== run A ==
==> flow/design.v <==
module cordic_pipelined #(
    parameter MODE                    = 0,      
    parameter STAGES                  = 16,
    parameter CORDIC_WIDTH            = 16,
    parameter CORDIC_INTERNAL_WIDTH   = 20,
    parameter SFIXED_ZERO             = 32'd0,
    parameter SFIXED_PI               = 32'h3243F6A8,
    parameter SFIXED_PI_OVER_2        = 32'h1921FB54,
    parameter SFIXED_TWO_PI           = 32'h6487ED51
)(
    input  wire                                clk,
    input  wire                                rst,
    input  wire                                valid_in,
    input  wire  signed [CORDIC_WIDTH-1:0]      x_in,
    input  wire  signed [CORDIC_WIDTH-1:0]      y_in,
    input  wire  signed [CORDIC_INTERNAL_WIDTH-1:0] z_in,
    output reg                                 valid_out,
    output wire signed [CORDIC_WIDTH-1:0]      x_out,
    output wire signed [CORDIC_WIDTH-1:0]      y_out,
    output wire signed [CORDIC_WIDTH-1:0]      z_out
);
    wire signed [31:0] ANGLES [0:31];
    assign ANGLES[0]  = 32'h0000C90F;
    assign ANGLES[1]  = 32'h000076B1;
    assign ANGLES[2]  = 32'h00003EB6;
    assign ANGLES[3]  = 32'h00001FD5;
    assign ANGLES[4]  = 32'h00000FFA;
	 assign ANGLES[5]  = 32'h000007FF;
    assign ANGLES[6]  = 32'h000003FF;
    assign ANGLES[7]  = 32'h000001FF;
    assign ANGLES[8]  = 32'h000000FF;
    assign ANGLES[9]  = 32'h0000007F;
    assign ANGLES[10] = 32'h0000003F;
    assign ANGLES[11] = 32'h0000001F;
	  assign ANGLES[12] = 32'h0000000F;
    assign ANGLES[13] = 32'h00000007;
    assign ANGLES[14] = 32'h00000003;
    assign ANGLES[15] = 32'h00000001;
    assign ANGLES[16] = 32'h00000000;
    assign ANGLES[17] = 32'h00000000;
    assign ANGLES[18] = 32'h00000000;
	  assign ANGLES[19] = 32'h00000000;
    assign ANGLES[20] = 32'h00000000;
    assign ANGLES[21] = 32'h00000000;
    assign ANGLES[22] = 32'h00000000;
    assign ANGLES[23] = 32'h00000000;
    assign ANGLES[24] = 32'h00000000;
    assign ANGLES[25] = 32'h00000000;
    assign ANGLES[26] = 32'h00000000;
    assign ANGLES[27] = 32'h00000000;
	  assign ANGLES[28] = 32'h00000000;
    assign ANGLES[29] = 32'h00000000;
    assign ANGLES[30] = 32'h00000000;
    assign ANGLES[31] = 32'h00000000;
	  reg signed [CORDIC_INTERNAL_WIDTH-1:0] x_pipe [0:STAGES];
    reg signed [CORDIC_INTERNAL_WIDTH-1:0] y_pipe [0:STAGES];
    reg signed [CORDIC_INTERNAL_WIDTH-1:0] z_pipe [0:STAGES];
    reg [1:0]  quadrant_stages [0:STAGES];
    reg        valid_pipe      [0:STAGES];
    reg signed [CORDIC_INTERNAL_WIDTH-1:0] x_corrected,y_corrected,z_wrapped;
    localparam [31:0] PI_SH         = SFIXED_PI        >> 12;
    localparam [31:0] PI_OVER_2_SH  = SFIXED_PI_OVER_2 >> 12;
    localparam [31:0] TWO_PI_SH     = SFIXED_TWO_PI    >> 12;
    localparam signed [CORDIC_INTERNAL_WIDTH-1:0] Z_ZERO      = 0;
    localparam signed [CORDIC_INTERNAL_WIDTH-1:0] Z_PI        = PI_SH[CORDIC_INTERNAL_WIDTH-1:0];
    localparam signed [CORDIC_INTERNAL_WIDTH-1:0] Z_PI_OVER_2 = PI_OVER_2_SH[CORDIC_INTERNAL_WIDTH-1:0];
    localparam signed [CORDIC_INTERNAL_WIDTH-1:0] Z_TWO_PI    = TWO_PI_SH[CORDIC_INTERNAL_WIDTH-1:0];
    always @(posedge clk) begin
      if (rst) begin
         x_pipe[0] <= 0; y_pipe[0] <= 0; z_pipe[0] <= 0;
         quadrant_stages[0] <= 2'b00;
         valid_pipe[0] <= 0;
      end else begin
         z_wrapped = z_in;
         if (z_wrapped >  Z_PI)   z_wrapped =  z_wrapped-Z_TWO_PI;
         else if (z_wrapped <= -Z_PI) z_wrapped =  z_wrapped+Z_TWO_PI;
         if((z_wrapped>=Z_ZERO)&&(z_wrapped<=Z_PI_OVER_2)) begin
            quadrant_stages[0]<=2'b00;  z_pipe[0]<=z_wrapped;
         end
			else if((z_wrapped>Z_PI_OVER_2)&&((z_wrapped<=Z_PI)||(z_wrapped>= -Z_PI_OVER_2))) begin
            quadrant_stages[0]<=2'b01;  z_pipe[0]<=Z_PI-z_wrapped;
         end
         else if((z_wrapped<Z_ZERO)&&(z_wrapped>=-Z_PI_OVER_2)) begin
            quadrant_stages[0]<=2'b11;  z_pipe[0]<= -z_wrapped;
         end
			else begin
            quadrant_stages[0]<=2'b10;  z_pipe[0]<= -(Z_PI+z_wrapped);
         end
         x_pipe[0] <= {{(CORDIC_INTERNAL_WIDTH-CORDIC_WIDTH){x_in[CORDIC_WIDTH-1]}},x_in};
         y_pipe[0] <= {{(CORDIC_INTERNAL_WIDTH-CORDIC_WIDTH){y_in[CORDIC_WIDTH-1]}},y_in};
         valid_pipe[0] <= valid_in;
      end
   end
   genvar i;
   generate
      for (i=0; i<STAGES; i=i+1) begin : STAGES_GEN
         reg signed [CORDIC_INTERNAL_WIDTH-1:0] angle, dx, dy;
         reg sigma;
         always @(posedge clk) begin
           angle = ANGLES[i];
           sigma = (MODE==0) ? z_pipe[i][CORDIC_INTERNAL_WIDTH-1] : y_pipe[i][CORDIC_INTERNAL_WIDTH-1];
            dx    = (y_pipe[i] >>> i);
            dy    = (x_pipe[i] >>> i);
            if (sigma==0) begin
               x_pipe[i+1] <= x_pipe[i] - dx;
               y_pipe[i+1] <= y_pipe[i] + dy;
               z_pipe[i+1] <= z_pipe[i] - angle;
            end else begin
              x_pipe[i+1] <= x_pipe[i] + dx;
               y_pipe[i+1] <= y_pipe[i] - dy;
               z_pipe[i+1] <= z_pipe[i] + angle;
            end
            valid_pipe[i+1]      <= rst ? 1'b0 : valid_pipe[i];
            quadrant_stages[i+1] <= quadrant_stages[i];
         end
      end
   endgenerate
	 always @(posedge clk) begin
      case(quadrant_stages[STAGES])
         2'b00:  begin x_corrected <=  x_pipe[STAGES]; y_corrected <= y_pipe[STAGES]; end
         2'b11:  begin x_corrected <=  x_pipe[STAGES]; y_corrected <= -y_pipe[STAGES];end
         default:begin x_corrected <= -x_pipe[STAGES]; y_corrected <=  y_pipe[STAGES];end
      endcase
      valid_out <= rst ? 1'b0 : valid_pipe[STAGES];
   end
   assign x_out = x_corrected[CORDIC_WIDTH-1:0];
   assign y_out = y_corrected[CORDIC_WIDTH-1:0];
   assign z_out = z_pipe[STAGES][CORDIC_WIDTH-1:0];
endmodule
module cordic_oscillator #(
    parameter SFIXED_WIDTH = 32,            
    parameter CORDIC_WIDTH = 16,            
    parameter SFIXED_TWO_PI = 32'h6487ED51,          
    parameter SFIXED_ZERO   = 32'd0,
    parameter CORDIC_GAIN   = 16'h26DD           
	 )(
    input  wire                      clk,
    input  wire                      rst,
    input  wire                      ce,
    input  wire signed [SFIXED_WIDTH-1:0] tuning_word,
    output wire signed [CORDIC_WIDTH-1:0] sin_out,
    output wire signed [CORDIC_WIDTH-1:0] cos_out,
    output wire                      valid_out
);
    reg signed [SFIXED_WIDTH-1:0] phase_acc;
    reg signed [SFIXED_WIDTH-1:0] next_phase;
    localparam signed [SFIXED_WIDTH-1:0] TWO_PI_S = SFIXED_TWO_PI;
    always @(posedge clk) begin
        if (rst) begin
            phase_acc <= {SFIXED_WIDTH{1'b0}};
        end
		  else if (ce) begin
            next_phase = phase_acc + tuning_word;
            if (next_phase >= TWO_PI_S)
                phase_acc <= next_phase - TWO_PI_S;
            else if (next_phase < 0)
                phase_acc <= next_phase + TWO_PI_S;
            else
                phase_acc <= next_phase;
        end
    end
    wire signed [CORDIC_WIDTH-1:0] x_fixed  = CORDIC_GAIN;   
    wire signed [CORDIC_WIDTH-1:0] y_fixed  = {CORDIC_WIDTH{1'b0}};
    wire signed [CORDIC_WIDTH-1:0] x_out;
    wire signed [CORDIC_WIDTH-1:0] y_out;
    wire        valid_pipe;
	 cordic_pipelined cordic_inst (
        .clk       (clk),
        .rst       (rst),
        .x_in      (x_fixed),
        .y_in      (y_fixed),
        .z_in      (phase_acc[31:12]),
        .x_out     (x_out),
        .y_out     (y_out),
        .z_out     (),           
        .valid_in  (1'b1),
        .valid_out (valid_pipe)
    );
    assign sin_out   = y_out;
    assign cos_out   = x_out;
    assign valid_out = valid_pipe;
endmodule
export LEC_CHECK = 0
export CAP_MARGIN = 20
export CORE_MARGIN = 2
export CORE_UTILIZATION = 40
export SLEW_MARGIN = 20
create_clock -name core_clock -period 5.5 [get_ports {clk}]
run.sh (not shown) runs the stock make flow with config.mk's settings and CLKGATE_MAP_FILE=.
Run A has completed all stages; timing, DRC and antenna checks passed.
Inputs modified between run A and run B:
Settings: swapping 20 for 10 in SLEW_MARGIN; putting MIN_ROUTING_LAYER at met1 where nothing was set; putting ABC_AREA at 1 where nothing was set; putting CTS_CLUSTER_SIZE at 95 where nothing was set; putting CELL_PAD_IN_SITES_GLOBAL_PLACEMENT at 0 where nothing was set; putting MAX_ROUTING_LAYER at met4 where nothing was set; putting CORE_ASPECT_RATIO at 1.69 where nothing was set; putting GPL_TIMING_DRIVEN at 0 where nothing was set; putting GPL_ROUTABILITY_DRIVEN at 0 where nothing was set.
--- outcome ---
Measured against run B, the post-synthesis net count of run A comes out at 0.870 times the reference value. Diff run B..run A | area of all sequential standard cells | negligible. Stage delay of the slowest cell on the critical path sits lower in run B than in run A. Run B vs run A: first-iteration DRC count down by more than 10%. Higher fraction of area in registers goes to run A over run B. The main logic family after synthesis comes out simple AND/OR/NAND/NOR gates in one run and AND-OR/OR-AND gates in the other, namely in run B and run A respectively. The lower area growth from synthesis to final layout came out of run B.
Changes in run C relative to run B:
Settings: CELL_PAD_IN_SITES_GLOBAL_PLACEMENT: 0 -> unset; CORE_ASPECT_RATIO: 1.69 -> unset; GPL_TIMING_DRIVEN: 0 -> unset; PLACE_DENSITY: unset -> 0.8; CORE_UTILIZATION: 40 -> 72; SLEW_MARGIN: 10 -> 20; MAX_ROUTING_LAYER: met4 -> unset; MIN_ROUTING_LAYER: met1 -> unset; CTS_CLUSTER_SIZE: 95 -> unset; GPL_ROUTABILITY_DRIVEN: 0 -> unset; CAP_MARGIN: 20 -> 0; the clock period (ns, I/O delays scaled along): 5.5 -> 3.73.
==> comparison <==
| run C | all stages done | FAIL | negative setup slack |
Run B: no failed stages, no open violations at the end
Row number of buffers and inverters on the critical path: run C lower / run B higher
Run C against run B: sequential portion of the cell area shows a reduction of 1.2 points; number of cells after detailed placement decreased by 619 relative to the old numbers; effective utilization at floorplan climbed 32 points; count of buffers not belonging to the clock network in the layout went up.
Max post-route fraction of the period consumed by the critical path across run B and run C: run C
Against run B, site row count in run C fell by more than a quarter.
What run D does differently from run C at the input level:
Settings: CTS_CLUSTER_SIZE newly set to 35; TNS_END_PERCENT newly set to 70; CORE_UTILIZATION changed from 72 to 70; CTS_CLUSTER_DIAMETER newly set to 268; PLACE_DENSITY removed (was 0.8); ABC_AREA removed (was 1); CAP_MARGIN changed from 0 to 20; the clock period (ns, I/O delays scaled along) changed from 3.73 to 2.62.
Notes after the runs:
Stage in which a tool error killed run D: 4_1_cts.
Run C has a higher area share of and/or/nand/nor cells after synthesis than run D.
Compared with run C, in run D pre-placement core utilization -1.9 points, synthesized cell count went down by about 14%, chip area shows an increase of 0.62%, mux cell area share after synthesis shows an increase of 1.2 points, half-perimeter wire length after detailed placement picked up an extra 23%.
The Yosys chip area of run D is lower than that of run C.
Summary: with run C as the reference, combined area of all synthesized cells in run D moved down by a few percent.
